run A:
## sig_16_hw
module sig_16_hw #(parameter K=16,DWIDTH=32,EXPONENT_WIDTH=8, BIAS=8'd127)(input [DWIDTH-1:0] x_in,input clk,start,rst,output reg valid, output [DWIDTH-1:0] y_out);
For scale: roughly 2,300 cells after synthesis, roughly 220 flip-flops.
Settings: LEC_CHECK=0, ABC_AREA=1, CAP_MARGIN=20, CORE_MARGIN=2, CORE_UTILIZATION=70, CTS_CLUSTER_SIZE=36, HOLD_SLACK_MARGIN=-0.09, MAX_ROUTING_LAYER=met4, PLACE_DENSITY=0.65, SETUP_SLACK_MARGIN=-0.27, SLEW_MARGIN=20; clock period 4.86 ns.
run.sh (not shown) runs the stock make flow with config.mk's settings and CLKGATE_MAP_FILE=.
What ended run A was a tool error in global routing (5_1_grt); the run never finished.
Relative to run A, the following input files were edited for run B:
Settings: CORE_UTILIZATION: 70 -> 68; MAX_ROUTING_LAYER: met4 -> unset; PLACE_DENSITY: 0.65 -> unset; CTS_CLUSTER_SIZE: 36 -> unset; SETUP_SLACK_MARGIN: -0.27 -> 1.71; HOLD_SLACK_MARGIN: -0.09 -> unset; the clock period (ns, I/O delays scaled along): 4.86 -> 5.93.
### Flow results
Not one of run A and run B finished clean. No final results exist for run A, since it was stopped by error GRT-0232 during global routing (5_1_grt). Final checks on run B, whose flow otherwise completed, came back failing, citing setup timing. Run B ends up with higher die boundary height than run A does. Changes observed in run B relative to run A: post-cts repair resize count moved up; die size moved up; post-placement worst setup slack moved up. Summary of run B over run A: synthesized chip area reported by yosys now sits at about the same level; horizontal extent of the die went up; initial standard-cell utilization of the core went down 2.4 points. Number of core rows (lower): run A.
Inputs modified between run B and run C:
Settings: SETUP_SLACK_MARGIN removed (was 1.71); CTS_CLUSTER_DIAMETER newly set to 355; PLACE_DENSITY newly set to 0.65; HOLD_SLACK_MARGIN newly set to -0.1; CAP_MARGIN changed from 20 to 0; CORE_UTILIZATION changed from 68 to 72; the clock period (ns, I/O delays scaled along) changed from 5.93 to 5.43.
[summary]
Est. power | run C vs run B | run C higher
Higher final worst setup slack was reported by run B, not run C.
The lower global-route usage of run B and run C is in run C.
Met3 layer wire length in the routed design: run C < run B
Capturing instance or port of the critical path: subtractor_neg_2nd.final_mantissa[21] -> run B, subtractor_neg_2nd.final_mantissa[22] -> run C
When the final numbers for run B and run C were put side by side, the effective utilization at floorplan turned out to be greater in run C.
FAIL for each of run B and run C
The flow for run C finished, though final verification flagged setup timing.
Run C has sequential power share above what run B had.
Run C vs run B on amount of wire on met2 after detailed routing: run C is the lower one.
The lower routed wire length of run B and run C is in run C.
The following lists how run D was set up differently from run C:
Settings: CTS_CLUSTER_DIAMETER no longer set, was 355; PLACE_DENSITY now 0.35, was 0.65; CAP_MARGIN now 20, was 0; HOLD_SLACK_MARGIN no longer set, was -0.1; the clock period (ns, I/O delays scaled along) now 4.77, was 5.43.
## What came out
Run D: all stages done; final checks FAILED (setup timing).
What run C reported for non-clock buffer count has to be multiplied by 1.9 to get the figure for run D.
Diff run C -> run D | final standard cell count with taps included and fillers excluded | up by a few percent
Between run D and run C, it is run D whose met3 layer usage reported by global route is higher, by 3.6 points.
Summary of the comparison: final worst-path setup slack is lower in run D, relative to run C.
Changes observed in run D relative to run C: maximum vdd ir drop went up 33%, final core utilization went up 3.3 points.
Re shortest period the worst path allows: run C was higher than run D.
Hold slack came out higher on run D than on run C.
Modified inputs, run E compared to run D
Settings: swapping 72 for 62 in CORE_UTILIZATION; swapping 0.35 for 0.6 in PLACE_DENSITY; putting SETUP_SLACK_MARGIN at 0.47 where nothing was set; swapping 4.77 for 4.4 in the clock period (ns, I/O delays scaled along).
--- outcome ---
- Worst setup path startpoint = subtractor_neg_2nd.b_exp[2]: run D; worst setup path startpoint = subtractor_neg_2nd.b_exp[1]: run E
- Global-route wire length before repair on run E is ahead of run D.
- Run E ended up with sky130_fd_sc_hd__edfxtp_1 as its cell with the biggest individual delay on the critical path; run D ended up with sky130_fd_sc_hd__xor2_1.
- The total power in run E sits 9.5% above the value recorded for run D.
- Initial antenna violation count, run E and run D: higher on run D
- Run D -> stages 100% | layout checks FAIL | setup timing
- From the logs: run E reached the end of the flow and failed the layout checks with setup timing.
- On combined area of the multi-input logic cells: run E sits above run D.
- Run E ends up with higher number of nets in the finished design than run D does.
- Run E vs. run D: detailed-router iteration count before antenna repair saw an increase, global router's overall resource usage shows a reduction of 7.4 points, floorplan core density shows a reduction of 10 points, count of standard-cell rows increased 4, minimum setup slack among reg-to-reg paths down 0.41 ns.
#### Input delta (run F over run E)
Settings: a deleted SETUP_SLACK_MARGIN that had been 0.47; a change of CORE_UTILIZATION from 62 to 72; a change of PLACE_DENSITY from 0.6 to 0.66; a change of the clock period (ns, I/O delays scaled along) from 4.4 to 5.27.
[summary]
| run F | all stages done | FAIL | setup timing |. Looking only at total routing resource utilization after global routing, and setting everything else aside, the lower value of run F and run E goes to run E. Count of buffers not belonging to the clock network in the layout in run F is 161 lower than in run E. Run F vs run E, setup slack went up by 0.35 ns. Critical path depth in run F vs run E: down 4. [diff] register-to-register slack, run F relative to run E: improvement. Total routed wire length on the met1 layer in run F vs run E: down about 5.4%. The total negative setup slack of run F exceeds that of run E by 11.93 ns. Sort run F and run E by count of clock-buffer cells in the layout asc -> top: run F. Looking only at final clock period utilization by the worst path, and setting everything else aside, the higher value of run F and run E goes to run E. Going from run E to run F, the number of nets in the layout was found to have gone down by about 6%.
No activity file was given, so power comes from the tool's default toggle rates.
